File: design/flow/run.sh
#!/bin/bash
# the make line also repeats each setting of config.mk as NAME=value (left out here)
make -C /OpenROAD-flow-scripts/flow DESIGN_CONFIG=/design/flow/config.mk WORK_HOME=/design/flow/orfs CLKGATE_MAP_FILE= finish
File: design/flow/config.mk
export PLATFORM = sky130hd
export DESIGN_NAME = rv32_core
export DESIGN_NICKNAME = rv32_core
export VERILOG_FILES = /design/flow/design.v
export SDC_FILE = /design/flow/constraint.sdc
export NUM_CORES = 4
export LEC_CHECK = 0
export ABC_AREA = 0
export CAP_MARGIN = 20
export CELL_PAD_IN_SITES_DETAIL_PLACEMENT = 2
export CELL_PAD_IN_SITES_GLOBAL_PLACEMENT = 3
export CORE_MARGIN = 7
export CORE_UTILIZATION = 40
export CTS_CLUSTER_SIZE = 44
export GPL_TIMING_DRIVEN = 0
export HOLD_SLACK_MARGIN = 0.16
export MAX_ROUTING_LAYER = met4
export PLACE_DENSITY = 0.6
export SLEW_MARGIN = 35
File: design/flow/constraint.sdc
create_clock -name core_clock -period 4.3 [get_ports {clk}]
set_input_delay 0.8600 -clock core_clock [delete_from_list [all_inputs] [get_ports {clk}]]
set_output_delay 0.8600 -clock core_clock [all_outputs]
set_load 0.01 [all_outputs]
File: design/flow/design.v
package rv32_pkg;
  typedef logic [31:0] u32;
  typedef enum logic [3:0] {
    ALU_ADD, ALU_SUB, ALU_AND, ALU_OR, ALU_XOR,
    ALU_SLT, ALU_SLTU, ALU_SLL, ALU_SRL, ALU_SRA
  } alu_op_e;
  typedef enum logic [2:0] {WB_NONE, WB_ALU, WB_MEM, WB_PC4, WB_IMM} wb_sel_e;
  typedef struct packed {
    logic valid;
    u32 pc;
    u32 instr;
    logic [4:0] rs1, rs2, rd;
    u32 rs1_val, rs2_val;
    u32 imm;
    logic regwrite;
    wb_sel_e wb_sel;
    logic memread;
    logic memwrite;
    logic [1:0] mem_size;  
    logic mem_sign;  
    logic is_branch;
    logic is_jal;
    logic is_jalr;
    logic [2:0] br_funct3;
    alu_op_e alu_op;
    logic alu_src_imm;  
  } idex_t;
  typedef struct packed {
    logic valid;
    u32 pc;
    u32 pc4;
    u32 alu_y;
    u32 rs2_fwd;  
    logic [4:0] rd;
    logic regwrite;
    wb_sel_e wb_sel;
    logic memread;
    logic memwrite;
    logic [1:0] mem_size;
    logic mem_sign;
    logic took_branch;
    u32 br_target;
  } exmem_t;
  typedef struct packed {
    logic valid;
    u32 pc4;
    u32 alu_y;
    u32 mem_rdata;
    logic [4:0] rd;
    logic regwrite;
    wb_sel_e wb_sel;
  } memwb_t;
endpackage
module rv32_alu (
  input rv32_pkg::alu_op_e op,
  input logic [31:0] a,
  input logic [31:0] b,
  output logic [31:0] y
);
  logic signed [31:0] as, bs;
  always_comb begin
    as = $signed(a);
    bs = $signed(b);
    y = 32'd0;
    unique case (op)
      rv32_pkg::ALU_ADD : y = a + b;
      rv32_pkg::ALU_SUB : y = a - b;
      rv32_pkg::ALU_AND : y = a & b;
      rv32_pkg::ALU_OR  : y = a | b;
      rv32_pkg::ALU_XOR : y = a ^ b;
      rv32_pkg::ALU_SLT : y = (as < bs) ? 32'd1 : 32'd0;
      rv32_pkg::ALU_SLTU: y = (a  < b ) ? 32'd1 : 32'd0;
      rv32_pkg::ALU_SLL : y = a << b[4:0];
      rv32_pkg::ALU_SRL : y = a >> b[4:0];
      rv32_pkg::ALU_SRA : y = as >>> b[4:0];
      default : y = 32'd0;
    endcase
  end
endmodule
module rv32_branch_unit (
  input logic is_branch,
  input logic [2:0] br_funct3,
  input logic is_jal,
  input logic is_jalr,
  input logic [31:0] pc,
  input logic [31:0] rs1,
  input logic [31:0] rs2,
  input logic [31:0] imm,
  output logic took,
  output logic [31:0] target
);
  logic signed [31:0] rs1s, rs2s;
  always_comb begin
    rs1s = $signed(rs1);
    rs2s = $signed(rs2);
    took = 1'b0;
    target = pc + 32'd4;
    if (is_jal) begin
      took = 1'b1;
      target = pc + imm;
    end else if (is_jalr) begin
      took = 1'b1;
      target = (rs1 + imm) & 32'hFFFF_FFFE;  
    end else if (is_branch) begin
      unique case (br_funct3)
        3'b000: took = (rs1 == rs2);  
        3'b001: took = (rs1 != rs2);  
        3'b100: took = (rs1s < rs2s);  
        3'b101: took = (rs1s >= rs2s);  
        3'b110: took = (rs1 < rs2);  
        3'b111: took = (rs1 >= rs2);  
        default: took = 1'b0;
      endcase
      target = pc + imm;
    end
  end
endmodule
module rv32_decode (
  input logic [31:0] instr,
  output logic regwrite,
  output rv32_pkg::wb_sel_e wb_sel,
  output logic memread,
  output logic memwrite,
  output logic [1:0] mem_size,  
  output logic mem_sign,  
  output rv32_pkg::alu_op_e alu_op,
  output logic alu_src_imm,
  output logic is_branch,
  output logic [2:0] br_funct3,
  output logic is_jal,
  output logic is_jalr,
  output logic [31:0] imm
);
  logic [6:0] opcode;
  logic [2:0] funct3;
  logic [6:0] funct7;
  function automatic logic [31:0] imm_i(input logic [31:0] i);
    imm_i = {{20{i[31]}}, i[31:20]};
  endfunction
  function automatic logic [31:0] imm_s(input logic [31:0] i);
    imm_s = {{20{i[31]}}, i[31:25], i[11:7]};
  endfunction
  function automatic logic [31:0] imm_b(input logic [31:0] i);
    imm_b = {{19{i[31]}}, i[31], i[7], i[30:25], i[11:8], 1'b0};
  endfunction
  function automatic logic [31:0] imm_u(input logic [31:0] i);
    imm_u = {i[31:12], 12'b0};
  endfunction
  function automatic logic [31:0] imm_j(input logic [31:0] i);
    imm_j = {{11{i[31]}}, i[31], i[19:12], i[20], i[30:21], 1'b0};
  endfunction
  always_comb begin
    opcode = instr[6:0];
    funct3 = instr[14:12];
    funct7 = instr[31:25];
    regwrite = 1'b0;
    wb_sel = rv32_pkg::WB_NONE;
    memread = 1'b0;
    memwrite = 1'b0;
    mem_size = 2'd2;  
    mem_sign = 1'b1;
    alu_op = rv32_pkg::ALU_ADD;
    alu_src_imm = 1'b0;
    is_branch = 1'b0;
    br_funct3 = funct3;
    is_jal = 1'b0;
    is_jalr = 1'b0;
    imm = 32'd0;
    unique case (opcode)
      7'b0110111: begin
        regwrite = 1'b1;
        wb_sel = rv32_pkg::WB_ALU;  
        alu_op = rv32_pkg::ALU_ADD;
        alu_src_imm = 1'b1;
        imm = imm_u(instr);
      end
      7'b0010111: begin
        regwrite = 1'b1;
        wb_sel = rv32_pkg::WB_ALU;  
        alu_op = rv32_pkg::ALU_ADD;
        alu_src_imm = 1'b1;
        imm = imm_u(instr);
      end
      7'b1101111: begin
        regwrite = 1'b1;
        wb_sel = rv32_pkg::WB_PC4;
        is_jal = 1'b1;
        imm = imm_j(instr);
      end
      7'b1100111: begin
        regwrite = 1'b1;
        wb_sel = rv32_pkg::WB_PC4;
        is_jalr = 1'b1;
        alu_op = rv32_pkg::ALU_ADD;
        alu_src_imm = 1'b1;
        imm = imm_i(instr);
      end
      7'b1100011: begin
        is_branch = 1'b1;
        br_funct3 = funct3;
        imm = imm_b(instr);
      end
      7'b0000011: begin
        regwrite = 1'b1;
        wb_sel = rv32_pkg::WB_MEM;
        memread = 1'b1;
        alu_op = rv32_pkg::ALU_ADD;
        alu_src_imm = 1'b1;
        imm = imm_i(instr);
        unique case (funct3)
          3'b000: begin mem_size = 2'd0; mem_sign = 1'b1; end  
          3'b001: begin mem_size = 2'd1; mem_sign = 1'b1; end  
          3'b010: begin mem_size = 2'd2; mem_sign = 1'b1; end  
          3'b100: begin mem_size = 2'd0; mem_sign = 1'b0; end  
          3'b101: begin mem_size = 2'd1; mem_sign = 1'b0; end  
          default: begin
            regwrite = 1'b0; memread = 1'b0; wb_sel = rv32_pkg::WB_NONE;
          end
        endcase
      end
      7'b0100011: begin
        memwrite = 1'b1;
        alu_op = rv32_pkg::ALU_ADD;
        alu_src_imm = 1'b1;
        imm = imm_s(instr);
        unique case (funct3)
          3'b000: mem_size = 2'd0;  
          3'b001: mem_size = 2'd1;  
          3'b010: mem_size = 2'd2;  
          default: begin
            memwrite = 1'b0;
          end
        endcase
      end
      7'b0010011: begin
        regwrite = 1'b1;
        wb_sel = rv32_pkg::WB_ALU;
        alu_src_imm = 1'b1;
        imm = imm_i(instr);
        unique case (funct3)
          3'b000: alu_op = rv32_pkg::ALU_ADD;  
          3'b010: alu_op = rv32_pkg::ALU_SLT;  
          3'b011: alu_op = rv32_pkg::ALU_SLTU;  
          3'b100: alu_op = rv32_pkg::ALU_XOR;  
          3'b110: alu_op = rv32_pkg::ALU_OR;  
          3'b111: alu_op = rv32_pkg::ALU_AND;  
          3'b001: alu_op = rv32_pkg::ALU_SLL;  
          3'b101: begin
            alu_op = (instr[30] == 1'b1) ? rv32_pkg::ALU_SRA : rv32_pkg::ALU_SRL;
          end
          default: begin
            regwrite = 1'b0; wb_sel = rv32_pkg::WB_NONE;
          end
        endcase
      end
      7'b0110011: begin
        regwrite = 1'b1;
        wb_sel = rv32_pkg::WB_ALU;
        alu_src_imm = 1'b0;
        unique case (funct3)
          3'b000: alu_op = (funct7 == 7'b0100000) ? rv32_pkg::ALU_SUB : rv32_pkg::ALU_ADD;
          3'b001: alu_op = rv32_pkg::ALU_SLL;
          3'b010: alu_op = rv32_pkg::ALU_SLT;
          3'b011: alu_op = rv32_pkg::ALU_SLTU;
          3'b100: alu_op = rv32_pkg::ALU_XOR;
          3'b101: alu_op = (funct7 == 7'b0100000) ? rv32_pkg::ALU_SRA : rv32_pkg::ALU_SRL;
          3'b110: alu_op = rv32_pkg::ALU_OR;
          3'b111: alu_op = rv32_pkg::ALU_AND;
          default: begin
            regwrite = 1'b0; wb_sel = rv32_pkg::WB_NONE;
          end
        endcase
      end
      default: begin
      end
    endcase
  end
endmodule
module rv32_forward (
  input logic [4:0] idex_rs1,
  input logic [4:0] idex_rs2,
  input logic exmem_regwrite,
  input logic [4:0] exmem_rd,
  input logic memwb_regwrite,
  input logic [4:0] memwb_rd,
  output logic [1:0] fwd_a_sel,
  output logic [1:0] fwd_b_sel
);
  always_comb begin
    fwd_a_sel = 2'b00;
    fwd_b_sel = 2'b00;
    if (exmem_regwrite && (exmem_rd != 5'd0) && (exmem_rd == idex_rs1)) fwd_a_sel = 2'b01;
    else if (memwb_regwrite && (memwb_rd != 5'd0) && (memwb_rd == idex_rs1)) fwd_a_sel = 2'b10;
    if (exmem_regwrite && (exmem_rd != 5'd0) && (exmem_rd == idex_rs2)) fwd_b_sel = 2'b01;
    else if (memwb_regwrite && (memwb_rd != 5'd0) && (memwb_rd == idex_rs2)) fwd_b_sel = 2'b10;
  end
endmodule
module rv32_hazard (
  input logic ifid_valid,
  input logic idex_valid,
  input logic idex_memread,
  input logic [4:0] ifid_rs1,
  input logic [4:0] ifid_rs2,
  input logic [4:0] idex_rd,
  output logic stall_if,
  output logic stall_id
);
  logic hazard;
  always_comb begin
    hazard = 1'b0;
    if (ifid_valid && idex_valid && idex_memread && (idex_rd != 5'd0)) begin
      if ((idex_rd == ifid_rs1) || (idex_rd == ifid_rs2)) hazard = 1'b1;
    end
    stall_if = hazard;
    stall_id = hazard;
  end
endmodule
module rv32_memmap (
  input logic [31:0] addr,
  output logic is_mmio,
  output logic mmio_we,
  output logic [31:0] mmio_addr
);
  always_comb begin
    is_mmio = 1'b0;
    mmio_we = 1'b0;
    mmio_addr = addr;
    if (addr[31:28] == 4'hF) begin
      is_mmio = 1'b1;
      mmio_we = 1'b0;
    end
  end
endmodule
module rv32_regfile (
  input logic clk,
  input logic rst_n,
  input logic [4:0] raddr1,
  input logic [4:0] raddr2,
  output logic [31:0] rdata1,
  output logic [31:0] rdata2,
  input logic we,
  input logic [4:0] waddr,
  input logic [31:0] wdata
);
  logic [31:0] regs [31:0];
  always_ff @(posedge clk) begin
    if (!rst_n) begin
    end else begin
      if (we && (waddr != 5'd0)) regs[waddr] <= wdata;
      regs[5'd0] <= 32'd0;
    end
  end
  always_comb begin
    rdata1 = (raddr1 == 5'd0) ? 32'd0 : regs[raddr1];
    rdata2 = (raddr2 == 5'd0) ? 32'd0 : regs[raddr2];
  end
endmodule
module rv32_core (
  input logic clk,
  input logic rst_n,
  output logic [31:0] imem_addr,
  input logic [31:0] imem_rdata,
  output logic dmem_valid,
  output logic dmem_we,
  output logic [31:0] dmem_addr,
  output logic [31:0] dmem_wdata,
  output logic [3:0] dmem_wstrb,
  input logic dmem_ready,
  input logic [31:0] dmem_rdata,
  output logic mmio_we,
  output logic [31:0] mmio_addr,
  output logic [31:0] mmio_wdata,
  input logic [31:0] mmio_rdata
);
  logic [31:0] pc_q, pc_d;
  logic [31:0] if_pc4;
  logic [31:0] if_instr;
  logic ifid_valid_q, ifid_valid_d;
  logic [31:0] ifid_pc_q, ifid_pc_d;
  logic [31:0] ifid_instr_q, ifid_instr_d;
  rv32_pkg::idex_t idex_q;
  rv32_pkg::idex_t idex_d;
  rv32_pkg::exmem_t exmem_q;
  rv32_pkg::exmem_t exmem_d;
  rv32_pkg::memwb_t memwb_q;
  rv32_pkg::memwb_t memwb_d;
  logic [4:0] rs1, rs2, rd;
  logic [31:0] rs1_val, rs2_val;
  logic dec_regwrite, dec_memread, dec_memwrite;
  logic [1:0] dec_mem_size;
  logic dec_mem_sign;
  rv32_pkg::wb_sel_e dec_wb_sel;
  rv32_pkg::alu_op_e dec_alu_op;
  logic dec_alu_src_imm;
  logic dec_is_branch, dec_is_jal, dec_is_jalr;
  logic [2:0] dec_br_funct3;
  logic [31:0] dec_imm;
  logic stall_if, stall_id;
  logic flush_ifid, flush_idex;
  logic [1:0] fwd_a_sel, fwd_b_sel;  
  logic [31:0] ex_op_a, ex_op_b, ex_op_b_raw;
  logic [31:0] alu_y;
  logic took_branch;
  logic [31:0] br_target;
  logic [31:0] pc_next_seq;
  logic [31:0] wb_data;
  assign imem_addr = pc_q;
  assign if_instr = imem_rdata;
  assign if_pc4 = pc_q + 32'd4;
  assign pc_next_seq = if_pc4;
  assign rs1 = ifid_instr_q[19:15];
  assign rs2 = ifid_instr_q[24:20];
  assign rd = ifid_instr_q[11:7];
  logic [31:0] rf_rdata1, rf_rdata2;
  rv32_regfile u_rf (
    .clk(clk), .rst_n(rst_n),
    .raddr1(rs1), .raddr2(rs2),
    .rdata1(rf_rdata1), .rdata2(rf_rdata2),
    .we(memwb_q.regwrite && memwb_q.valid && !stall_mem),
    .waddr(memwb_q.rd),
    .wdata(wb_data)
  );
  assign rs1_val = (memwb_q.regwrite && memwb_q.valid && (memwb_q.rd != 5'd0) && (memwb_q.rd == rs1)) ? wb_data : rf_rdata1;
  assign rs2_val = (memwb_q.regwrite && memwb_q.valid && (memwb_q.rd != 5'd0) && (memwb_q.rd == rs2)) ? wb_data : rf_rdata2;
  rv32_decode u_dec (
    .instr(ifid_instr_q),
    .regwrite(dec_regwrite),
    .wb_sel(dec_wb_sel),
    .memread(dec_memread),
    .memwrite(dec_memwrite),
    .mem_size(dec_mem_size),
    .mem_sign(dec_mem_sign),
    .alu_op(dec_alu_op),
    .alu_src_imm(dec_alu_src_imm),
    .is_branch(dec_is_branch),
    .br_funct3(dec_br_funct3),
    .is_jal(dec_is_jal),
    .is_jalr(dec_is_jalr),
    .imm(dec_imm)
  );
  rv32_hazard u_haz (
    .ifid_valid(ifid_valid_q),
    .idex_valid(idex_q.valid),
    .idex_memread(idex_q.memread),
    .ifid_rs1(rs1),
    .ifid_rs2(rs2),
    .idex_rd(idex_q.rd),
    .stall_if(stall_if),
    .stall_id(stall_id)
  );
  rv32_forward u_fwd (
    .idex_rs1(idex_q.rs1),
    .idex_rs2(idex_q.rs2),
    .exmem_regwrite(exmem_q.regwrite && exmem_q.valid),
    .exmem_rd(exmem_q.rd),
    .memwb_regwrite(memwb_q.regwrite && memwb_q.valid),
    .memwb_rd(memwb_q.rd),
    .fwd_a_sel(fwd_a_sel),
    .fwd_b_sel(fwd_b_sel)
  );
  always_comb begin
    flush_ifid = took_branch;
    flush_idex = took_branch;
  end
  always_comb begin
    idex_d = '0;
    idex_d.valid = ifid_valid_q && !flush_idex && !stall_id;
    idex_d.pc = ifid_pc_q;
    idex_d.instr = ifid_instr_q;
    idex_d.rs1 = rs1;
    idex_d.rs2 = rs2;
    idex_d.rd = rd;
    idex_d.rs1_val = rs1_val;
    idex_d.rs2_val = rs2_val;
    idex_d.imm = dec_imm;
    idex_d.regwrite = dec_regwrite;
    idex_d.wb_sel = dec_wb_sel;
    idex_d.memread = dec_memread;
    idex_d.memwrite = dec_memwrite;
    idex_d.mem_size = dec_mem_size;
    idex_d.mem_sign = dec_mem_sign;
    idex_d.is_branch = dec_is_branch;
    idex_d.br_funct3 = dec_br_funct3;
    idex_d.is_jal = dec_is_jal;
    idex_d.is_jalr = dec_is_jalr;
    idex_d.alu_op = dec_alu_op;
    idex_d.alu_src_imm = dec_alu_src_imm;
    if (stall_id) begin
      idex_d = '0;
    end
  end
  logic [6:0] ex_opcode;
  assign ex_opcode = idex_q.instr[6:0];
  always_comb begin
    ex_op_a = idex_q.rs1_val;
    ex_op_b_raw = idex_q.rs2_val;
    case (fwd_a_sel)
      2'b01: ex_op_a = exmem_q.alu_y;
      2'b10: ex_op_a = wb_data;
      default:   ;
    endcase
    case (fwd_b_sel)
      2'b01: ex_op_b_raw = exmem_q.alu_y;
      2'b10: ex_op_b_raw = wb_data;
      default:   ;
    endcase
    if (ex_opcode == 7'b0110111) begin
      ex_op_a = 32'd0;
    end else if (ex_opcode == 7'b0010111) begin
      ex_op_a = idex_q.pc;
    end
  end
  assign ex_op_b = (idex_q.alu_src_imm) ? idex_q.imm : ex_op_b_raw;
  rv32_alu u_alu (
    .op(idex_q.alu_op),
    .a(ex_op_a),
    .b(ex_op_b),
    .y(alu_y)
  );
  rv32_branch_unit u_bru (
    .is_branch(idex_q.is_branch && idex_q.valid),
    .br_funct3(idex_q.br_funct3),
    .is_jal(idex_q.is_jal && idex_q.valid),
    .is_jalr(idex_q.is_jalr && idex_q.valid),
    .pc(idex_q.pc),
    .rs1(ex_op_a),
    .rs2(ex_op_b_raw),
    .imm(idex_q.imm),
    .took(took_branch),
    .target(br_target)
  );
  always_comb begin
    pc_d = pc_q;
    if (!stall_if) begin
      pc_d = took_branch ? br_target : pc_next_seq;
    end
  end
  always_comb begin
    exmem_d = '0;
    exmem_d.valid = idex_q.valid;
    exmem_d.pc4 = idex_q.pc + 32'd4;
    exmem_d.alu_y = alu_y;
    exmem_d.rs2_fwd = ex_op_b_raw;
    exmem_d.rd = idex_q.rd;
    exmem_d.regwrite = idex_q.regwrite;
    exmem_d.wb_sel = idex_q.wb_sel;
    exmem_d.memread = idex_q.memread;
    exmem_d.memwrite = idex_q.memwrite;
    exmem_d.mem_size = idex_q.mem_size;
    exmem_d.mem_sign = idex_q.mem_sign;
    exmem_d.took_branch = took_branch;
    exmem_d.br_target = br_target;
  end
  logic mem_is_mmio, mem_mmio_we_unused;
  logic mem_rd, mem_wr;
  logic stall_mem;
  logic [3:0] mem_strb;
  logic [31:0] mem_wdata, mem_raw, mem_shifted, mem_load;
  rv32_memmap u_mm (
    .addr(exmem_q.alu_y),
    .is_mmio(mem_is_mmio),
    .mmio_we(mem_mmio_we_unused),
    .mmio_addr(mmio_addr)
  );
  assign mem_rd = exmem_q.valid && exmem_q.memread;
  assign mem_wr = exmem_q.valid && exmem_q.memwrite;
  always_comb begin
    unique case (exmem_q.mem_size)
      2'd0: begin
        mem_wdata = {4{exmem_q.rs2_fwd[7:0]}};
        mem_strb = 4'b0001 << exmem_q.alu_y[1:0];
      end
      2'd1: begin
        mem_wdata = {2{exmem_q.rs2_fwd[15:0]}};
        mem_strb = exmem_q.alu_y[1] ? 4'b1100 : 4'b0011;
      end
      default: begin
        mem_wdata = exmem_q.rs2_fwd;
        mem_strb = 4'b1111;
      end
    endcase
  end
  assign dmem_valid = (mem_rd || mem_wr) && !mem_is_mmio;
  assign dmem_we = mem_wr && !mem_is_mmio;
  assign dmem_addr = exmem_q.alu_y;
  assign dmem_wdata = mem_wdata;
  assign dmem_wstrb = mem_strb;
  assign mmio_we = mem_wr && mem_is_mmio;
  assign mmio_wdata = mem_wdata;
  assign stall_mem = dmem_valid && !dmem_ready;
  always_comb begin
    mem_raw = mem_is_mmio ? mmio_rdata : dmem_rdata;
    mem_shifted = mem_raw >> {exmem_q.alu_y[1:0], 3'b000};
    unique case (exmem_q.mem_size)
      2'd0: mem_load = {{24{exmem_q.mem_sign & mem_shifted[7]}}, mem_shifted[7:0]};
      2'd1: mem_load = {{16{exmem_q.mem_sign & mem_shifted[15]}}, mem_shifted[15:0]};
      default: mem_load = mem_shifted;
    endcase
  end
  always_comb begin
    memwb_d = '0;
    memwb_d.valid = exmem_q.valid;
    memwb_d.pc4 = exmem_q.pc4;
    memwb_d.alu_y = exmem_q.alu_y;
    memwb_d.mem_rdata = mem_load;
    memwb_d.rd = exmem_q.rd;
    memwb_d.regwrite = exmem_q.regwrite;
    memwb_d.wb_sel = exmem_q.wb_sel;
  end
  always_comb begin
    wb_data = 32'd0;
    unique case (memwb_q.wb_sel)
      rv32_pkg::WB_ALU: wb_data = memwb_q.alu_y;
      rv32_pkg::WB_MEM: wb_data = memwb_q.mem_rdata;
      rv32_pkg::WB_PC4: wb_data = memwb_q.pc4;
      rv32_pkg::WB_IMM: wb_data = memwb_q.alu_y;
      default: wb_data = 32'd0;
    endcase
  end
  always_ff @(posedge clk) begin
    if (!rst_n) begin
      pc_q <= 32'd0;
      ifid_valid_q <= 1'b0;
      ifid_pc_q <= 32'd0;
      ifid_instr_q <= 32'd0;
      idex_q <= '0;
      exmem_q <= '0;
      memwb_q <= '0;
    end else if (!stall_mem) begin
      pc_q <= pc_d;
      if (!stall_if) begin
        ifid_valid_q <= 1'b1;
        ifid_pc_q <= pc_q;
        ifid_instr_q <= if_instr;
      end
      if (flush_ifid) begin
        ifid_valid_q <= 1'b0;
      end
      idex_q <= idex_d;
      exmem_q <= exmem_d;
      memwb_q <= memwb_d;
    end
  end
endmodule
==> flow_summary.toml, run 1 <==
# flow metrics
[place]
place_worst_setup_slack_ns = -3.74
routabilityCongestion = 1.01
portBuffers = 264
dp.final_hpwl_um = 344000

[power_and_ir_drop]
powerDensity_mw_per_mm2 = 367
swShare = 0.305
cell_internal_pwr_mw = 27.2
seqPwrFrac = 0.414
clock_power_share = 0.415
top_power_group = "clock"
cellLeakagePower_nw = 39.0
comb_power_share = 0.171
vdd_drop_max_mv = 0.403
p_sw_mw = 11.9
power_mw = 39.1
power.clock.total_mw = 16.3
power.sequential.total_mw = 16.2
p_comb_mw = 6.67

[yosys]
top_cells_by_count = "992 x sky130_fd_sc_hd__edfxtp_1, 644 x sky130_fd_sc_hd__nand2_1, 643 x sky130_fd_sc_hd__mux4_2, 549 x sky130_fd_sc_hd__nor2_1, 524 x sky130_fd_sc_hd__dfxtp_1"
synth-xor-area-share = 0.0159
number_of_standard_cells_reported_by_yosys = 7022
post_synth_ao_oa_area_fraction = 0.134
synth_top_area_share = 0.355
ys_chip_area_mm2 = 0.0839
simple_gate_share = 0.0924
synth_cell_types = 108
syn_area_mm2 = 0.0839
ys_seq_frac = 0.480
synthTopCellsByArea = "sky130_fd_sc_hd__edfxtp_1 36%, sky130_fd_sc_hd__mux4_2 17%, sky130_fd_sc_hd__dfxtp_1 13%"
ys_dominant_reg_cell = "sky130_fd_sc_hd__edfxtp_1"
ys_flops = 1516
synth_nets = 7317
ys_sh_mux = 0.204
yosysTopAreaCell = "sky130_fd_sc_hd__edfxtp_1"
enable_flop_cells = 992
yosys-dominant-comb-family = "multiplexers"
syn-instance-count = 7022
async_flop_share = 0
netlist.top_cell.by_instances = "sky130_fd_sc_hd__edfxtp_1"
synthAdderAreaFrac = 0.0296
synth.avg_cell_area_um2 = 11.9
yosys_warnings = 8

[floorplan]
core-area_mm2 = 0.208
dieWidth_um = 472
floorplan.rows = 167
num_io_pins = 266
die_height_um = 472
initial_core_util = 0.404
design.die.area_mm2 = 0.223

[critical_path]
critPathCapture = "pc_q[23]"
worst-path-buf-inv = 6
cp_common_cell = "sky130_fd_sc_hd__buf_4"
critical_path.top_delay_family = "simple AND/OR/NAND/NOR gates"
worstPathArrival_ns = 6.55
cp_slowest_stage_delay_ns = 0.60
startpoint_type = "flip-flop"
worst_r2r_endpoint = "pc_q[23]"
worstSetupStartpoint = "memwb_q[7]"
cp_data_required_time_ns = 5.01
critPathCaptureType = "flip-flop"
critPathSlowestCell = "sky130_fd_sc_hd__a31oi_1"
critical_path_class = "reg -> reg"
worst-r2r-setup-slack_ns = -1.55
worst_r2r_start = "memwb_q[7]"
timing.critical_path.depth = 21
path_cells = "or3_4, o311a_4, buf_12, buf_8, buf_4, a31oi_1, o311ai_4, buf_12, ha_1, nand4_1, nor4_4, buf_4, o31ai_4, nor4bb_4, or4_4, or2_4, a21oi_4, buf_4, a32oi_1, or3_1, o311ai_0"
reg2reg_depth = 21
critPathMaxFanout = 5

[route]
post_drt_via_cell_ratio = 7.00
dr_total_vias = 75900
initialDrtViolationCount = 9645
wirelength_um = 490000
iteration_count_of_the_initial_detailed_routing_pass = 6
antenna_left = 0
post-route-drc-count = 0
route.detailed.wl_per_inst_um = 45.2

[clocking]
clock_path_buffers = 3
cts_htree_levels = 4
clock-sinks = 1516
cts_hold_buf = 0
cts_root_buf = "sky130_fd_sc_hd__clkbuf_16"
clk-insertion-delay-late_ns = 0.90
cts_tree = "yes"
clk_pin_slew_ns = 0.07
numCtsBuffers = 173

[flow_run]
openroad.warnings = 99
maxCapViolCount = 0

[global_route]
antenna_found_initial = 28
globalRouteTotalUtil = 0.428
grt_start_max_net_pins = 34
grt-ovfl-total = 0
first_pass_grt_wire_length_um = 651000
grt_pass1_vias = 76900

[worst_hold_path]
type_of_the_worst_min_delay_path = "reg -> reg"
timing.hold.worst_endpoint = "memwb_q[61]"
worstHoldStart = "memwb_q[61]"
hold_path_depth = 2

[timing]
post-route-worst-setup-slack_ns = -1.55
holdWs_ns = 0.456
min_period_ns = 5.85
fmaxAchievable_ghz = 0.171
rsz0062_at_grt = "yes"
report.final.slew_viol_count = 0
setup-violations-final = 259
finalCritPeriodShare = 1.36
final.setup_skew_ns = 0.119
finalHoldViolCount = 0
worst_slew_pin_slew_ns = 1.06
timing.slew.headroom = 0.272

[status]
checkFailReasons = "negative setup slack"
result_of_the_run = "complete, but fails checks"

[finish]
flow.area_growth_from_synthesis_pct = 27.1
final_core_util = 0.513
num-nets-final = 8165
routing by layer:
metal	vias up	GRT usage	wire [µm]
li1	29000	-	-
met1	39500	0.502	174000
met2	5651	0.668	223000
met3	1776	0.0886	47400
met4	0	0.288	45500
met5	-	-	0
final cells by class:
cell class	count	area, µm²
diodes	31	77.6
plain buffers	630	3850
clock buffers	208	4530
clock inverters	112	1500
fillers	19800	101000
inverters	193	971
multi-input cells	4670	44000
flip-flops and latches	1516	40300
well taps	2788	3490
repair buffers	681	7830
repair inverters	5	32.5
timing repair:
item,in CTS,in global routing
endpoints found under the setup margin,1375,394
cloned,9,5
setup buffers,197,96
pin swaps,152,74
gates resized,666,271
metrics by stage:
| step | instances | setup TNS (ns) | cell area (µm²) |
|---|---|---|---|
| 2_1_floorplan | 7022 | -26.84 | 84400 |
| 3_3_place_gp | 10100 | -5652.73 | 90600 |
| 3_5_place_dp | 10200 | -684.27 | 93800 |
| 4_1_cts | 10700 | -179.27 | 105000 |
| 5_1_grt | 10800 | -120.49 | 107000 |
| 6_report | 10800 | -123.30 | 107000 |
==> run 2: changes to the inputs <==
Settings changed: CELL_PAD_IN_SITES_GLOBAL_PLACEMENT 3 to default, CORE_ASPECT_RATIO from default to 0.91, CORE_MARGIN 7 to 9, CORE_UTILIZATION 40 to 43, CTS_CLUSTER_SIZE 44 to default, GPL_TIMING_DRIVEN 0 to 1, HOLD_SLACK_MARGIN 0.16 to default, MAX_ROUTING_LAYER met4 to met5, MIN_ROUTING_LAYER from default to met2, PLACE_DENSITY 0.6 to 0.9, SETUP_SLACK_MARGIN from default to 0.71, SLEW_MARGIN 35 to 20, TNS_END_PERCENT from default to 25.
Clock period 4.3 ns to 5.87 ns, I/O delays scaled along.
==> run 2 against run 1 <==
- the flow now stops in 5_1_grt
- synthesized cell count is the same
- die area is 5.1% lower
- synthesized area stayed put
==> flow_summary.toml, run 2 <==
# implementation run metrics
[status]
result_of_the_run = "aborted with a tool error"
haltStage = "5_1_grt"
firstError = "[ERROR GRT-0116] Global routing finished with congestion. Check the congestion regions in the DRC Viewer."

[floorplan]
dieWidth_um = 481
floorplan.rows = 154
core-area_mm2 = 0.194
design.die.area_mm2 = 0.211
die_height_um = 439
num_io_pins = 266
initial_core_util = 0.433

[clocking]
clock-sinks = 1516
clock_path_buffers = 3
cts_htree_levels = 4
cts_root_buf = "sky130_fd_sc_hd__clkbuf_16"
numCtsBuffers = 160
cts_hold_buf = 0

[yosys]
yosys-dominant-comb-family = "multiplexers"
yosysTopAreaCell = "sky130_fd_sc_hd__edfxtp_1"
post_synth_ao_oa_area_fraction = 0.134
netlist.top_cell.by_instances = "sky130_fd_sc_hd__edfxtp_1"
enable_flop_cells = 992
async_flop_share = 0
ys_seq_frac = 0.480
synth-xor-area-share = 0.0159
synth_top_area_share = 0.355
simple_gate_share = 0.0924
synth_cell_types = 108
ys_sh_mux = 0.204
number_of_standard_cells_reported_by_yosys = 7022
synth.avg_cell_area_um2 = 11.9
top_cells_by_count = "992 x sky130_fd_sc_hd__edfxtp_1, 644 x sky130_fd_sc_hd__nand2_1, 643 x sky130_fd_sc_hd__mux4_2, 549 x sky130_fd_sc_hd__nor2_1, 524 x sky130_fd_sc_hd__dfxtp_1"
yosys_warnings = 8
synthAdderAreaFrac = 0.0296
synth_nets = 7317
ys_flops = 1516
syn-instance-count = 7022
syn_area_mm2 = 0.0839
synthTopCellsByArea = "sky130_fd_sc_hd__edfxtp_1 36%, sky130_fd_sc_hd__mux4_2 17%, sky130_fd_sc_hd__dfxtp_1 13%"
ys_chip_area_mm2 = 0.0839
ys_dominant_reg_cell = "sky130_fd_sc_hd__edfxtp_1"

[place]
placedInstanceArea_mm2 = 0.0926
routabilityCongestion = 1.19
dp.final_hpwl_um = 341000
portBuffers = 265

[global_route]
grt-ovfl-total = 4086
globalRouteTotalUtil = 0.907
==> run 2: repair_timing <==
action,in CTS
resized,385
setup endpoints to repair,63
cloned,5
setup buffers,100
pin swaps,107
==> run 2: per-layer routing <==
metal	overflow	GRT usage
met5	395	0.872
met2	966	0.904
met1	-	-
met3	2018	0.964
met4	707	0.830
==> run 2: metrics by stage <==
step                      power, mW  hold WS (ns)  TNS, ns  instances  setup WS [ns]
after floorplan                13.9         0.428        0       7022          0.693
after global placement         15.8         0.436    -2.27       9823         -0.339
after CTS                      27.9         0.472        0      10200          0.327
after detailed placement       16.0         0.457   -20.00       9824         -0.742
==> run 3: changes to the inputs <==
Settings changed: ABC_AREA 0 to default, CELL_PAD_IN_SITES_DETAIL_PLACEMENT 2 to default, CORE_ASPECT_RATIO 0.91 to default, CORE_MARGIN 9 to 2, CORE_UTILIZATION 43 to 45, GPL_TIMING_DRIVEN 1 to default, MAX_ROUTING_LAYER met5 to default, MIN_ROUTING_LAYER met2 to default, PLACE_DENSITY 0.9 to default, SETUP_SLACK_MARGIN 0.71 to -0.16, TNS_END_PERCENT 25 to default.
Clock period 5.87 ns to 4.24 ns, I/O delays scaled along.
==> run 3 against run 2 <==
- now fails the layout checks on negative setup slack
- die area is 10% lower
- synthesized cell count stayed put
- synthesized area stayed put
==> flow_summary.toml, run 3 <==
# flow metrics
[power_and_ir_drop]
cellLeakagePower_nw = 40.5
cell_internal_pwr_mw = 26.8
seqPwrFrac = 0.436
top_power_group = "sequential cells"
powerDensity_mw_per_mm2 = 349
power.sequential.total_mw = 16.2
comb_power_share = 0.179
power.clock.total_mw = 14.4
p_sw_mw = 10.5
clock_power_share = 0.386
vdd_drop_max_mv = 0.575
swShare = 0.281
p_comb_mw = 6.66

[critical_path]
critPathMaxFanout = 5
critical_path_class = "reg -> reg"
worst_r2r_endpoint = "exmem_q[95]"
worstPathArrival_ns = 5.89
startpoint_type = "flip-flop"
worst-r2r-setup-slack_ns = -0.94
worst_r2r_start = "memwb_q[8]"
reg2reg_depth = 25
timing.critical_path.depth = 25
critPathSlowestCell = "sky130_fd_sc_hd__or3_4"
cp_data_required_time_ns = 4.95
critPathCaptureType = "flip-flop"
cp_slowest_stage_delay_ns = 0.41
worst-path-buf-inv = 10
critPathCapture = "exmem_q[95]"
critical_path.top_delay_family = "AND-OR/OR-AND gates"
cp_common_cell = "sky130_fd_sc_hd__buf_6"
worstSetupStartpoint = "memwb_q[8]"

[yosys]
synth.avg_cell_area_um2 = 11.9
post_synth_ao_oa_area_fraction = 0.134
simple_gate_share = 0.0924
ys_chip_area_mm2 = 0.0839
ys_sh_mux = 0.204
synth_cell_types = 108
ys_seq_frac = 0.480
synthTopCellsByArea = "sky130_fd_sc_hd__edfxtp_1 36%, sky130_fd_sc_hd__mux4_2 17%, sky130_fd_sc_hd__dfxtp_1 13%"
yosysTopAreaCell = "sky130_fd_sc_hd__edfxtp_1"
synth-xor-area-share = 0.0159
synth_nets = 7317
async_flop_share = 0
yosys_warnings = 8
yosys-dominant-comb-family = "multiplexers"
ys_flops = 1516
synthAdderAreaFrac = 0.0296
enable_flop_cells = 992
syn-instance-count = 7022
netlist.top_cell.by_instances = "sky130_fd_sc_hd__edfxtp_1"
top_cells_by_count = "992 x sky130_fd_sc_hd__edfxtp_1, 644 x sky130_fd_sc_hd__nand2_1, 643 x sky130_fd_sc_hd__mux4_2, 549 x sky130_fd_sc_hd__nor2_1, 524 x sky130_fd_sc_hd__dfxtp_1"
ys_dominant_reg_cell = "sky130_fd_sc_hd__edfxtp_1"
number_of_standard_cells_reported_by_yosys = 7022
syn_area_mm2 = 0.0839
synth_top_area_share = 0.355

[flow_run]
maxCapViolCount = 0
openroad.warnings = 104

[place]
routabilityCongestion = 1.08
portBuffers = 265
placedInstanceArea_mm2 = 0.0976
place.detailed.instances = 10300
dp.final_hpwl_um = 254000

[clocking]
clock-sinks = 1516
numCtsBuffers = 163
cts_hold_buf = 0
clk-insertion-delay-late_ns = 0.86
cts_tree = "yes"
clock_path_buffers = 3
cts_root_buf = "sky130_fd_sc_hd__clkbuf_16"
clk_pin_slew_ns = 0.06
cts_htree_levels = 4

[timing]
final.setup_skew_ns = 0.0528
finalHoldViolCount = 0
worst_slew_pin_slew_ns = 1.19
post-route-worst-setup-slack_ns = -0.941
setup-violations-final = 473
report.final.slew_viol_count = 0
rsz0062_at_grt = "yes"
holdWs_ns = 0.377
fmaxAchievable_ghz = 0.193
finalCritPeriodShare = 1.22
timing.slew.headroom = 0.202
min_period_ns = 5.18

[finish]
flow.area_growth_from_synthesis_pct = 27.3
final_cell_area_mm2 = 0.107
final_core_util = 0.576
finish.cell_count_without_fillers = 10700
num-nets-final = 8394

[floorplan]
num_io_pins = 266
floorplan.rows = 158
core-area_mm2 = 0.185
initial_core_util = 0.453
design.die.area_mm2 = 0.190
dieWidth_um = 436
die_height_um = 436

[route]
initialDrtViolationCount = 8470
iteration_count_of_the_initial_detailed_routing_pass = 6
post-route-drc-count = 0
antenna_left = 0
route.detailed.wl_per_inst_um = 32.9
post_drt_via_cell_ratio = 6.44
wirelength_um = 353000
dr_total_vias = 69000

[worst_hold_path]
type_of_the_worst_min_delay_path = "in -> reg"
timing.hold.worst_endpoint = "pc_q[27]"
hold_path_depth = 3
worstHoldStart = "rst_n"

[global_route]
antenna_found_initial = 13
globalRouteTotalUtil = 0.362
first_pass_grt_wire_length_um = 494000
grt-ovfl-total = 0
grt_start_max_net_pins = 177
grt_pass1_vias = 66800

[status]
checkFailReasons = "negative setup slack"
result_of_the_run = "complete, but fails checks"
run 3: per-stage QoR:
| step | setup TNS [ns] | setup WS (ns) | power, mW |
|---|---|---|---|
| 2_1_floorplan | -79.95 | -0.806 | 19.3 |
| 3_3_place_gp | -81.97 | -1.91 | 22.4 |
| 3_5_place_dp | -82.20 | -1.95 | 22.4 |
| 4_1_cts | -43.33 | -0.911 | 37.0 |
| 5_1_grt | -53.58 | -1.02 | 38.2 |
| 6_report | -71.36 | -0.941 | 37.3 |
run 3: metal layers:
metal / track usage / wire (µm) / part of all wire
met1: 0.459 / 133000 / 0.38
met2: 0.586 / 166000 / 0.47
met3: 0.0546 / 27400 / 0.078
met4: 0.221 / 26600 / 0.075
met5: 0 / 55 / 0.00016
run 3: repair_timing:
action                                 in CTS  in global routing
buffers inserted                           50                 60
pin swaps                                  87                139
cloned                                      3                  6
resized                                   315                299
setup endpoints to repair                  62                 64
endpoints found under the hold margin       0                  0
run 3: layout make-up:
| class | count | area, µm² |
|---|---|---|
| inverters | 193 | 756 |
| clock inverters | 76 | 802 |
| repair buffers | 1554 | 13900 |
| well taps | 2480 | 3100 |
| flip-flops and latches | 1516 | 40300 |
| clock buffers | 226 | 4540 |
| fillers | 15300 | 78500 |
| diodes | 5 | 12.5 |
| multi-input cells | 4671 | 43300 |
==> run 4: changes to the inputs <==
Settings changed: CORE_UTILIZATION 45 to 63, CTS_CLUSTER_DIAMETER from default to 31, CTS_CLUSTER_SIZE from default to 37, SETUP_SLACK_MARGIN -0.16 to 1.16, TNS_END_PERCENT from default to 5.
Clock period 4.24 ns to 5.62 ns, I/O delays scaled along.
==> run 4 against run 3 <==
- the run now fails in 5_1_grt
- die area fell by 28%
- synthesized cell count unchanged
- synthesized area unchanged
==> flow_summary.toml, run 4 <==
# implementation run metrics
[yosys]
synth-xor-area-share = 0.0159
synth_cell_types = 108
ys_seq_frac = 0.480
enable_flop_cells = 992
post_synth_ao_oa_area_fraction = 0.134
synthTopCellsByArea = "sky130_fd_sc_hd__edfxtp_1 36%, sky130_fd_sc_hd__mux4_2 17%, sky130_fd_sc_hd__dfxtp_1 13%"
simple_gate_share = 0.0924
synthAdderAreaFrac = 0.0296
yosys-dominant-comb-family = "multiplexers"
async_flop_share = 0
yosysTopAreaCell = "sky130_fd_sc_hd__edfxtp_1"
syn-instance-count = 7022
ys_dominant_reg_cell = "sky130_fd_sc_hd__edfxtp_1"
ys_sh_mux = 0.204
top_cells_by_count = "992 x sky130_fd_sc_hd__edfxtp_1, 644 x sky130_fd_sc_hd__nand2_1, 643 x sky130_fd_sc_hd__mux4_2, 549 x sky130_fd_sc_hd__nor2_1, 524 x sky130_fd_sc_hd__dfxtp_1"
ys_chip_area_mm2 = 0.0839
synth_nets = 7317
synth_top_area_share = 0.355
netlist.top_cell.by_instances = "sky130_fd_sc_hd__edfxtp_1"
yosys_warnings = 8
syn_area_mm2 = 0.0839
number_of_standard_cells_reported_by_yosys = 7022
ys_flops = 1516
synth.avg_cell_area_um2 = 11.9

[floorplan]
initial_core_util = 0.636
dieWidth_um = 369
die_height_um = 369
core-area_mm2 = 0.132
design.die.area_mm2 = 0.136
num_io_pins = 266
floorplan.rows = 133

[status]
result_of_the_run = "aborted with a tool error"
firstError = "[ERROR GRT-0116] Global routing finished with congestion. Check the congestion regions in the DRC Viewer."
haltStage = "5_1_grt"

[place]
portBuffers = 265
routabilityCongestion = 1.10
dp.final_hpwl_um = 267000
place.detailed.instances = 9059

[global_route]
globalRouteTotalUtil = 0.849
grt-ovfl-total = 191

[clocking]
clock_path_buffers = 4
cts_htree_levels = 5
cts_root_buf = "sky130_fd_sc_hd__clkbuf_16"
cts_hold_buf = 0
clock-sinks = 1516
numCtsBuffers = 297
==> run 4: per-layer routing <==
metal  GRT overflow  GRT usage
met1             34      0.854
met2             50      0.935
met3             42      0.786
met4             56      0.802
met5              9      0.634
==> run 4: what timing repair did <==
item / in CTS
endpoints found under the setup margin: 66
gates cloned: 1
buffers inserted: 29
gates resized: 134
pin swaps: 29
==> run 4: through the flow <==
step	setup WS, ns	cell area (µm²)	hold slack, ns	setup TNS (ns)
floorplan	0.512	84300	0.428	0
global placement	-0.208	92100	0.436	-0.845
detailed placement	-0.322	92100	0.446	-2.21
CTS	0.196	103000	0.445	0
==> run 5: changes to the inputs <==
Settings changed: ABC_AREA from default to 0, CAP_MARGIN 20 to 25, CELL_PAD_IN_SITES_DETAIL_PLACEMENT from default to 2, CELL_PAD_IN_SITES_GLOBAL_PLACEMENT from default to 3, CORE_MARGIN 2 to 7, CORE_UTILIZATION 63 to 40, CTS_CLUSTER_DIAMETER 31 to default, CTS_CLUSTER_SIZE 37 to 44, GPL_TIMING_DRIVEN from default to 0, HOLD_SLACK_MARGIN from default to 0.16, MAX_ROUTING_LAYER from default to met5, PLACE_DENSITY_LB_ADDON from default to 0.11, SETUP_SLACK_MARGIN 1.16 to -0.2, SLEW_MARGIN 20 to 40, TNS_END_PERCENT 5 to default.
Clock period 5.62 ns to 8.87 ns, I/O delays scaled along.
==> run 5 against run 4 <==
- the layout now fails its checks (negative setup slack)
- synthesized cell count unchanged
- die area increased by 64%
- synthesized area unchanged
==> flow_summary.toml, run 5 <==
# flow metrics
[place]
dp.final_hpwl_um = 349000
routabilityCongestion = 0.977
portBuffers = 264

[clocking]
cts_htree_levels = 4
clk-insertion-delay-late_ns = 0.90
clk_pin_slew_ns = 0.06
cts_root_buf = "sky130_fd_sc_hd__clkbuf_16"
cts.repair_timing.setup_buffer_count = 0
clock_path_buffers = 3
cts_tree = "yes"
clock-sinks = 1516
ctsResizeCount = 7
numCtsBuffers = 168
cts_hold_buf = 0

[timing]
worst_slew_pin_slew_ns = 1.03
min_period_ns = 9.06
fmaxAchievable_ghz = 0.110
setup-violations-final = 5
holdWs_ns = 0.435
post-route-worst-setup-slack_ns = -0.193
report.final.slew_viol_count = 0
final.setup_skew_ns = 0.129
finalHoldViolCount = 0
finalCritPeriodShare = 1.02
final.setup.tns_ns = -0.484
timing.slew.headroom = 0.305

[worst_hold_path]
hold_path_depth = 2
timing.hold.worst_endpoint = "memwb_q[101]"
type_of_the_worst_min_delay_path = "reg -> reg"
worstHoldStart = "exmem_q[139]"

[critical_path]
cp_slowest_stage_delay_ns = 0.83
worst_r2r_endpoint = "pc_q[1]"
worst-r2r-setup-slack_ns = -0.19
critPathCapture = "pc_q[1]"
critPathCaptureType = "flip-flop"
startpoint_type = "flip-flop"
timing.critical_path.depth = 21
critPathMaxFanout = 32
critical_path.top_delay_family = "AND-OR/OR-AND gates"
worst-path-buf-inv = 5
worst_r2r_start = "memwb_q[1]"
path_cells = "buf_2, buf_2, mux2_2, a22oi_1, inv_2, nor4_1, o311ai_4, buf_4, ha_1, nand4_1, nor4_1, a21boi_0, o31ai_4, a21oi_4, mux2_2, o21ai_2, clkbuf_1, nand2_1, a211oi_1, a21oi_1, nor2_1"
worstSetupStartpoint = "memwb_q[1]"
worstPathArrival_ns = 9.84
critical_path_class = "reg -> reg"
critPathSlowestCell = "sky130_fd_sc_hd__nor4_1"
reg2reg_depth = 21
cp_data_required_time_ns = 9.65

[finish]
num-nets-final = 7900
flow.area_growth_from_synthesis_pct = 18.7

[power_and_ir_drop]
comb_power_share = 0.150
power.clock.total_mw = 7.71
seqPwrFrac = 0.427
swShare = 0.299
vdd_drop_max_mv = 0.224
clock_power_share = 0.422
p_comb_mw = 2.75
power.sequential.total_mw = 7.80
cell_internal_pwr_mw = 12.8
top_power_group = "sequential cells"
cellLeakagePower_nw = 36.4
powerDensity_mw_per_mm2 = 183
p_sw_mw = 5.46

[global_route]
globalRouteTotalUtil = 0.408
antenna_found_initial = 37
grt_start_max_net_pins = 34
grt_pass1_vias = 75100
first_pass_grt_wire_length_um = 637000
grt-ovfl-total = 0

[floorplan]
die_height_um = 472
design.die.area_mm2 = 0.223
initial_core_util = 0.404
core-area_mm2 = 0.208
floorplan.rows = 167
num_io_pins = 266
dieWidth_um = 472

[status]
result_of_the_run = "complete, but fails checks"
checkFailReasons = "negative setup slack"

[flow_run]
maxCapViolCount = 0
openroad.warnings = 92

[route]
initialDrtViolationCount = 8959
route.detailed.wl_per_inst_um = 44.5
post_drt_via_cell_ratio = 6.92
post-route-drc-count = 0
antenna_left = 0
iteration_count_of_the_initial_detailed_routing_pass = 5
wirelength_um = 470000
dr_total_vias = 73000

[yosys]
ys_flops = 1516
ys_sh_mux = 0.204
simple_gate_share = 0.0924
yosys-dominant-comb-family = "multiplexers"
enable_flop_cells = 992
number_of_standard_cells_reported_by_yosys = 7022
syn-instance-count = 7022
top_cells_by_count = "992 x sky130_fd_sc_hd__edfxtp_1, 644 x sky130_fd_sc_hd__nand2_1, 643 x sky130_fd_sc_hd__mux4_2, 549 x sky130_fd_sc_hd__nor2_1, 524 x sky130_fd_sc_hd__dfxtp_1"
synth-xor-area-share = 0.0159
ys_dominant_reg_cell = "sky130_fd_sc_hd__edfxtp_1"
synth_cell_types = 108
ys_chip_area_mm2 = 0.0839
synth_nets = 7317
synth_top_area_share = 0.355
post_synth_ao_oa_area_fraction = 0.134
syn_area_mm2 = 0.0839
synthTopCellsByArea = "sky130_fd_sc_hd__edfxtp_1 36%, sky130_fd_sc_hd__mux4_2 17%, sky130_fd_sc_hd__dfxtp_1 13%"
async_flop_share = 0
synth.avg_cell_area_um2 = 11.9
ys_seq_frac = 0.480
yosys_warnings = 8
yosysTopAreaCell = "sky130_fd_sc_hd__edfxtp_1"
netlist.top_cell.by_instances = "sky130_fd_sc_hd__edfxtp_1"
synthAdderAreaFrac = 0.0296
-- run 5: through the flow --
step	std cells	power, mW	cell area [µm²]	worst slack, ns	utilization
2_1_floorplan	7022	9.16	83900	2.77	-
3_5_place_dp	10200	10.6	93400	-1.01	0.450
4_1_cts	10500	18.2	99400	-0.180	0.478
6_report	10500	18.3	99600	-0.193	0.479
3_3_place_gp	10100	10.4	90000	-2.55	0.433
5_1_grt	10500	18.5	99500	-0.170	0.479
-- run 5: routing by layer --
metal	routed length, µm	global-route usage	vias to the layer above
met5	252	0	-
met4	43000	0.293	24
met3	40000	0.0813	1466
met2	219000	0.668	5181
met1	167000	0.480	38000
li1	-	-	28400
-- run 5: cell type report --
| class | instances | area, µm² |
|---|---|---|
| Multi-Input combinational cell | 4669 | 41000 |
| Antenna cell | 15 | 37.5 |
| Fill cell | 20300 | 108000 |
| Buffer | 643 | 3150 |
| Clock buffer | 213 | 4590 |
| Sequential cell | 1516 | 40300 |
| Tap cell | 2788 | 3490 |
| Inverter | 193 | 724 |
| Clock inverter | 95 | 1330 |
| Timing Repair Buffer | 414 | 4950 |
==> run 6: changes to the inputs <==
Settings changed: ABC_AREA 0 to default, CAP_MARGIN 25 to 20, CELL_PAD_IN_SITES_DETAIL_PLACEMENT 2 to default, CELL_PAD_IN_SITES_GLOBAL_PLACEMENT 3 to default, CORE_MARGIN 7 to 2, CORE_UTILIZATION 40 to 62, CTS_CLUSTER_DIAMETER from default to 370, CTS_CLUSTER_SIZE 44 to 98, GPL_TIMING_DRIVEN 0 to default, HOLD_SLACK_MARGIN 0.16 to default, MAX_ROUTING_LAYER met5 to default, PLACE_DENSITY from default to 0.6, PLACE_DENSITY_LB_ADDON 0.11 to default, SETUP_SLACK_MARGIN -0.2 to default, SLEW_MARGIN 40 to 20.
Clock period 8.87 ns to 4.33 ns, I/O delays scaled along.
==> run 6 against run 5 <==
- the flow now stops in 5_1_grt
- synthesized cell count did not move
- synthesized area did not move
- die area fell by 38%
==> flow_summary.toml, run 6 <==
# implementation run metrics
[yosys]
yosysTopAreaCell = "sky130_fd_sc_hd__edfxtp_1"
simple_gate_share = 0.0924
ys_seq_frac = 0.480
synth-xor-area-share = 0.0159
yosys_warnings = 8
synth_nets = 7317
post_synth_ao_oa_area_fraction = 0.134
ys_flops = 1516
top_cells_by_count = "992 x sky130_fd_sc_hd__edfxtp_1, 644 x sky130_fd_sc_hd__nand2_1, 643 x sky130_fd_sc_hd__mux4_2, 549 x sky130_fd_sc_hd__nor2_1, 524 x sky130_fd_sc_hd__dfxtp_1"
synth_top_area_share = 0.355
yosys-dominant-comb-family = "multiplexers"
synthAdderAreaFrac = 0.0296
synthTopCellsByArea = "sky130_fd_sc_hd__edfxtp_1 36%, sky130_fd_sc_hd__mux4_2 17%, sky130_fd_sc_hd__dfxtp_1 13%"
synth_cell_types = 108
synth.avg_cell_area_um2 = 11.9
ys_sh_mux = 0.204
ys_chip_area_mm2 = 0.0839
ys_dominant_reg_cell = "sky130_fd_sc_hd__edfxtp_1"
syn_area_mm2 = 0.0839
netlist.top_cell.by_instances = "sky130_fd_sc_hd__edfxtp_1"
number_of_standard_cells_reported_by_yosys = 7022
async_flop_share = 0
enable_flop_cells = 992
syn-instance-count = 7022

[clocking]
numCtsBuffers = 19
cts_htree_levels = 1
cts_root_buf = "sky130_fd_sc_hd__clkbuf_16"
clock_path_buffers = 3
cts_hold_buf = 0
clock-sinks = 1516

[floorplan]
num_io_pins = 266
initial_core_util = 0.627
floorplan.rows = 134
dieWidth_um = 372
die_height_um = 372
core-area_mm2 = 0.134
design.die.area_mm2 = 0.138

[global_route]
grt-ovfl-total = 3
globalRouteTotalUtil = 0.735

[status]
haltStage = "5_1_grt"
result_of_the_run = "aborted with a tool error"
firstError = "[ERROR GRT-0232] Routing congestion too high. Check the congestion heatmap in the GUI."

[place]
routabilityCongestion = 1.10
place_worst_setup_slack_ns = -1.45
portBuffers = 265
dp.final_hpwl_um = 282000
==> run 6: what timing repair did <==
action                     CTS
setup buffers               34
resized                    262
setup endpoints to repair  133
pin swaps                   57
==> run 6: layer usage <==
| layer | track usage | overflow |
|---|---|---|
| met1 | 0.755 | 0 |
| met3 | 0.585 | 3 |
| met5 | 0.415 | 0 |
| met4 | 0.696 | 0 |
| met2 | 0.879 | 0 |
==> run 6: stage by stage <==
stage / cells / cell area [µm²] / hold WS [ns]
after detailed placement: 9558 / 95900 / 0.448
after global placement: 9558 / 95900 / 0.440
after CTS: 9623 / 98000 / 0.394
after floorplan: 7022 / 84400 / 0.428
==> run 7: changes to the inputs <==
Settings changed: ABC_AREA from default to 0, CAP_MARGIN 20 to 25, CELL_PAD_IN_SITES_DETAIL_PLACEMENT from default to 2, CELL_PAD_IN_SITES_GLOBAL_PLACEMENT from default to 3, CORE_MARGIN 2 to 7, CORE_UTILIZATION 62 to 40, CTS_CLUSTER_DIAMETER 370 to default, CTS_CLUSTER_SIZE 98 to 44, GPL_TIMING_DRIVEN from default to 0, HOLD_SLACK_MARGIN from default to 0.16, MAX_ROUTING_LAYER from default to met4, PLACE_DENSITY 0.6 to default, PLACE_DENSITY_LB_ADDON from default to 0.11, SETUP_SLACK_MARGIN from default to -0.2, SLEW_MARGIN 20 to 35.
Clock period 4.33 ns to 4.3 ns, I/O delays scaled along.
==> run 7 against run 6 <==
- now fails the layout checks on negative setup slack
- die area increased by 61%
- synthesized area unchanged
- synthesized cell count unchanged
==> flow_summary.toml, run 7 <==
# flow metrics
[yosys]
simple_gate_share = 0.0924
syn-instance-count = 7022
yosys_warnings = 8
synthAdderAreaFrac = 0.0296
enable_flop_cells = 992
number_of_standard_cells_reported_by_yosys = 7022
yosysTopAreaCell = "sky130_fd_sc_hd__edfxtp_1"
async_flop_share = 0
netlist.top_cell.by_instances = "sky130_fd_sc_hd__edfxtp_1"
yosys-dominant-comb-family = "multiplexers"
synth_nets = 7317
synthTopCellsByArea = "sky130_fd_sc_hd__edfxtp_1 36%, sky130_fd_sc_hd__mux4_2 17%, sky130_fd_sc_hd__dfxtp_1 13%"
ys_sh_mux = 0.204
syn_area_mm2 = 0.0839
ys_chip_area_mm2 = 0.0839
ys_dominant_reg_cell = "sky130_fd_sc_hd__edfxtp_1"
ys_flops = 1516
synth.avg_cell_area_um2 = 11.9
synth_cell_types = 108
top_cells_by_count = "992 x sky130_fd_sc_hd__edfxtp_1, 644 x sky130_fd_sc_hd__nand2_1, 643 x sky130_fd_sc_hd__mux4_2, 549 x sky130_fd_sc_hd__nor2_1, 524 x sky130_fd_sc_hd__dfxtp_1"
synth-xor-area-share = 0.0159
ys_seq_frac = 0.480
post_synth_ao_oa_area_fraction = 0.134
synth_top_area_share = 0.355

[worst_hold_path]
hold_path_depth = 2
timing.hold.worst_endpoint = "memwb_q[79]"
type_of_the_worst_min_delay_path = "reg -> reg"
worstHoldStart = "exmem_q[117]"

[clocking]
cts_tree = "yes"
clock-sinks = 1516
numCtsBuffers = 171
clk-insertion-delay-late_ns = 0.91
clock_path_buffers = 3
cts_root_buf = "sky130_fd_sc_hd__clkbuf_16"
cts_htree_levels = 4
clk_pin_slew_ns = 0.07

[flow_run]
maxCapViolCount = 0
openroad.warnings = 96

[critical_path]
worst_r2r_endpoint = "exmem_q[103]"
worstPathArrival_ns = 6.67
critPathMaxFanout = 10
worst-path-buf-inv = 7
critPathCaptureType = "flip-flop"
critPathCapture = "exmem_q[103]"
cp_data_required_time_ns = 5.03
worst-r2r-setup-slack_ns = -1.64
worstSetupStartpoint = "memwb_q[8]"
critical_path_class = "reg -> reg"
cp_slowest_stage_delay_ns = 0.46
critical_path.top_delay_family = "AND-OR/OR-AND gates"
critPathSlowestCell = "sky130_fd_sc_hd__a311oi_1"
path_cells = "buf_4, xnor2_1, and3_1, buf_2, clkbuf_4, a31oi_1, o311ai_4, buf_12, buf_4, buf_6, ha_1, inv_1, nor3_1, a311oi_1, o41ai_4, o22ai_2, o21a_1, o41ai_2, xnor2_1, o221ai_1, o221a_2"
reg2reg_depth = 21
timing.critical_path.depth = 21
startpoint_type = "flip-flop"
worst_r2r_start = "memwb_q[8]"

[place]
place_worst_setup_slack_ns = -3.70
portBuffers = 264
routabilityCongestion = 0.992
dp.final_hpwl_um = 352000

[global_route]
antenna_found_initial = 45
grt_start_max_net_pins = 34
grt-ovfl-total = 0
global_route.usage.met3 = 0.113
globalRouteTotalUtil = 0.444
grt_pass1_vias = 78900
global_route_met2_utilization = 0.692
first_pass_grt_wire_length_um = 672000
globalRoute.busiestLayer = "met2"
global_route.usage.met1 = 0.500

[route]
post-route-drc-count = 0
initialDrtViolationCount = 10400
route.detailed.wl_per_inst_um = 47.1
antenna_left = 0
wirelength_um = 511000
post_drt_via_cell_ratio = 7.15
iteration_count_of_the_initial_detailed_routing_pass = 6
dr_total_vias = 77500

[finish]
num-fill-cells = 19900
register_area_mm2 = 0.0403
flow.area_growth_from_synthesis_pct = 26.5
final_core_util = 0.511
num-nets-final = 8144
combGateArea_mm2 = 0.0437

[status]
result_of_the_run = "complete, but fails checks"
checkFailReasons = "negative setup slack"

[floorplan]
die_height_um = 472
floorplan.rows = 167
num_io_pins = 266
dieWidth_um = 472
core-area_mm2 = 0.208
initial_core_util = 0.404
design.die.area_mm2 = 0.223

[power_and_ir_drop]
comb_power_share = 0.166
cell_internal_pwr_mw = 27.1
seqPwrFrac = 0.413
powerDensity_mw_per_mm2 = 371
cellLeakagePower_nw = 38.7
power_mw = 39.3
p_comb_mw = 6.53
top_power_group = "clock"
clock_power_share = 0.421
swShare = 0.311
vdd_drop_max_mv = 0.487
power.sequential.total_mw = 16.2
power.clock.total_mw = 16.6
p_sw_mw = 12.2

[timing]
finalHoldViolCount = 0
worst_slew_pin_slew_ns = 1.25
rsz0062_at_grt = "yes"
timing.slew.headroom = 0.167
final.setup_skew_ns = 0.0964
fmaxAchievable_ghz = 0.168
final.setup.tns_ns = -237.24
post-route-worst-setup-slack_ns = -1.64
min_period_ns = 5.94
setup-violations-final = 685
report.final.slew_viol_count = 0
finalCritPeriodShare = 1.38
[run 7: timing repair]
action                                   CTS  global route
pin swaps                                141            94
endpoints found under the hold margin      0             0
setup buffers                            202            72
cloned                                    15             5
endpoints found under the setup margin  1498           812
gates resized                            654           168
hold buffers                               0             0
[run 7: final cells by class]
cell class,instances,area share
Antenna cell,50,0.00118
Buffer,627,0.0352
Clock buffer,213,0.0438
Clock inverter,107,0.0133
Inverter,193,0.00900
Multi-Input combinational cell,4670,0.412
Sequential cell,1516,0.380
Tap cell,2788,0.0329
Timing Repair Buffer,658,0.0713
Timing Repair inverter,12,0.000673
[run 7: metrics by stage]
step           area, µm²  hold WS (ns)  instances
6_report          106000         0.455      10800
5_1_grt           106000         0.477      10800
4_1_cts           105000         0.453      10700
3_5_place_dp       93800         0.446      10200
3_3_place_gp       90600         0.435      10100
2_1_floorplan      84400         0.428       7022
[run 7: layer usage]
layer	share of wire	up-vias
met5	0	-
met2	0.45	6475
met3	0.11	2267
met1	0.34	39800
li1	-	29000
met4	0.097	0
==> run 8: changes to the inputs <==
Settings changed: ABC_AREA 0 to default, CAP_MARGIN 25 to 20, CELL_PAD_IN_SITES_DETAIL_PLACEMENT 2 to default, CORE_ASPECT_RATIO from default to 0.86, CORE_MARGIN 7 to 2, CORE_UTILIZATION 40 to 24, CTS_CLUSTER_DIAMETER from default to 112, CTS_CLUSTER_SIZE 44 to default, GPL_ROUTABILITY_DRIVEN from default to 1, GPL_TIMING_DRIVEN 0 to default, HOLD_SLACK_MARGIN 0.16 to 0.08, MAX_ROUTING_LAYER met4 to default, MIN_ROUTING_LAYER from default to met2, PLACE_DENSITY from default to 0.88, PLACE_DENSITY_LB_ADDON 0.11 to default, SETUP_SLACK_MARGIN -0.2 to 2.25, TNS_END_PERCENT from default to 55.
Clock period 4.3 ns to 13.2 ns, I/O delays scaled along.
==> run 8 against run 7 <==
- the run now finishes clean
- sequential power is 68% lower
- sequential share of layout area is 3.0 points higher
- power is 69% lower
- global-route usage is 11 points lower
- maximum frequency is 29% lower
- clock power is 69% lower
- worst hold slack worse by 0.0018 ns
- die area is 59% higher
- first-iteration DRC count is 88% higher
- sequential cell count stayed put
- largest cell class unchanged
- register-to-register slack better by 6.5 ns
==> flow_summary.toml, run 8 <==
# flow metrics
[floorplan]
num_io_pins = 266
design.die.area_mm2 = 0.354
die_height_um = 552
core-area_mm2 = 0.348
floorplan.rows = 201
initial_core_util = 0.241
dieWidth_um = 641

[yosys]
yosys-dominant-comb-family = "multiplexers"
synth-xor-area-share = 0.0159
async_flop_share = 0
ys_sh_mux = 0.204
ys_dominant_reg_cell = "sky130_fd_sc_hd__edfxtp_1"
top_cells_by_count = "992 x sky130_fd_sc_hd__edfxtp_1, 644 x sky130_fd_sc_hd__nand2_1, 643 x sky130_fd_sc_hd__mux4_2, 549 x sky130_fd_sc_hd__nor2_1, 524 x sky130_fd_sc_hd__dfxtp_1"
syn-instance-count = 7022
synth.avg_cell_area_um2 = 11.9
yosys_warnings = 8
synthTopCellsByArea = "sky130_fd_sc_hd__edfxtp_1 36%, sky130_fd_sc_hd__mux4_2 17%, sky130_fd_sc_hd__dfxtp_1 13%"
ys_flops = 1516
netlist.top_cell.by_instances = "sky130_fd_sc_hd__edfxtp_1"
synth_nets = 7317
simple_gate_share = 0.0924
synthAdderAreaFrac = 0.0296
number_of_standard_cells_reported_by_yosys = 7022
enable_flop_cells = 992
synth_cell_types = 108
ys_chip_area_mm2 = 0.0839
synth_top_area_share = 0.355
syn_area_mm2 = 0.0839
ys_seq_frac = 0.480
post_synth_ao_oa_area_fraction = 0.134
yosysTopAreaCell = "sky130_fd_sc_hd__edfxtp_1"

[global_route]
antenna_found_initial = 3
globalRouteTotalUtil = 0.330
grt_start_max_net_pins = 131
grt-ovfl-total = 0
grt_pass1_vias = 96800
first_pass_grt_wire_length_um = 548000

[critical_path]
critPathSlowestCell = "sky130_fd_sc_hd__o21ai_1"
timing.critical_path.depth = 21
worstPathArrival_ns = 9.08
critPathCapture = "pc_q[21]"
critical_path.top_delay_family = "AND-OR/OR-AND gates"
worst-path-buf-inv = 4
worstSetupStartpoint = "memwb_q[6]"
worst_r2r_start = "memwb_q[6]"
critical_path_class = "reg -> reg"
path_cells = "or3_4, o311a_1, buf_4, nand3_2, buf_4, a21oi_1, o21ai_1, inv_1, ha_1, a2111oi_0, o21ai_0, o22a_1, a211oi_1, a211oi_1, or4_1, or2_2, a21oi_1, nor2_1, buf_4, a221oi_1, a21oi_1"
cp_data_required_time_ns = 13.94
reg2reg_depth = 21
critPathMaxFanout = 55
cp_slowest_stage_delay_ns = 0.70
worst-r2r-setup-slack_ns = 4.86
critPathCaptureType = "flip-flop"
startpoint_type = "flip-flop"
worst_r2r_endpoint = "pc_q[21]"

[route]
post_drt_via_cell_ratio = 7.35
dr_total_vias = 87800
post-route-drc-count = 0
antenna_left = 0
wirelength_um = 401000
met3_length_um = 172000
initialDrtViolationCount = 19500
iteration_count_of_the_initial_detailed_routing_pass = 11
wl_met2_um = 179000
route.detailed.wl_per_inst_um = 33.6
top_layer = "met5"
met1Wirelength_um = 0

[clocking]
cts_hold_buf = 0
clock-sinks = 1516
ctsResizeCount = 0
numCtsBuffers = 169
cts.repair_timing.setup_buffer_count = 0
cts_tree = "yes"
cts_root_buf = "sky130_fd_sc_hd__clkbuf_16"
clk-insertion-delay-late_ns = 0.91
cts_htree_levels = 4
clk_pin_slew_ns = 0.07
clock_path_buffers = 4

[power_and_ir_drop]
powerDensity_mw_per_mm2 = 123
power.sequential.total_mw = 5.24
swShare = 0.297
seqPwrFrac = 0.434
power_mw = 12.1
p_comb_mw = 1.74
top_power_group = "sequential cells"
vdd_drop_max_mv = 0.112
clock_power_share = 0.422
p_sw_mw = 3.59
power.clock.total_mw = 5.10
comb_power_share = 0.144
cellLeakagePower_nw = 34.6
cell_internal_pwr_mw = 8.49

[timing]
min_period_ns = 8.34
timing.slew.headroom = 0.141
fmaxAchievable_ghz = 0.120
finalCritPeriodShare = 0.632
setup-violations-final = 0
final.setup_skew_ns = 0.0655
worst_slew_pin_slew_ns = 1.25
rsz0062_at_grt = "no"
final.setup.tns_ns = 0
post-route-worst-setup-slack_ns = 4.86
finalHoldViolCount = 0
report.final.slew_viol_count = 0

[worst_hold_path]
timing.hold.worst_endpoint = "memwb_q[80]"
worstHoldStart = "memwb_q[80]"
hold_path_depth = 2
type_of_the_worst_min_delay_path = "reg -> reg"

[flow_run]
openroad.warnings = 107
maxCapViolCount = 0

[place]
portBuffers = 265
place_worst_setup_slack_ns = 5.36
dp.final_hpwl_um = 266000
routabilityCongestion = 1.03

[finish]
flow.area_growth_from_synthesis_pct = 17.2
num-nets-final = 7368

[status]
result_of_the_run = "no timing/DRC/antenna violations"
run 8: layer usage:
metal | vias up | global-route usage
met3 | 3658 | 0.440
met5 | - | 0.242
li1 | 27200 | -
met1 | 28100 | -
met4 | 229 | 0.0944
met2 | 28600 | 0.364
run 8: area by class of cell:
cell class              instances  area, µm²
multi-input cells            4669      40700
fillers                     35500     250000
well taps                    4669       5840
clock buffers                 225       4770
inverters                     193        732
diodes                         66        165
flip-flops and latches       1516      40300
repair buffers                524       4890
clock inverters                78        823
run 8: stage by stage:
| stage | util | area [µm²] | cells | hold slack, ns |
|---|---|---|---|---|
| final | 0.282 | 98300 | 11900 | 0.453 |
| after global routing | 0.282 | 98100 | 11900 | 0.461 |
| after CTS | 0.280 | 97700 | 11900 | 0.444 |
| after detailed placement | 0.264 | 92100 | 11600 | 0.442 |
| after global placement | 0.264 | 91800 | 11600 | 0.437 |
| after floorplan | - | 83900 | 7022 | 0.428 |
Power is estimated from default activity; no workload was simulated.
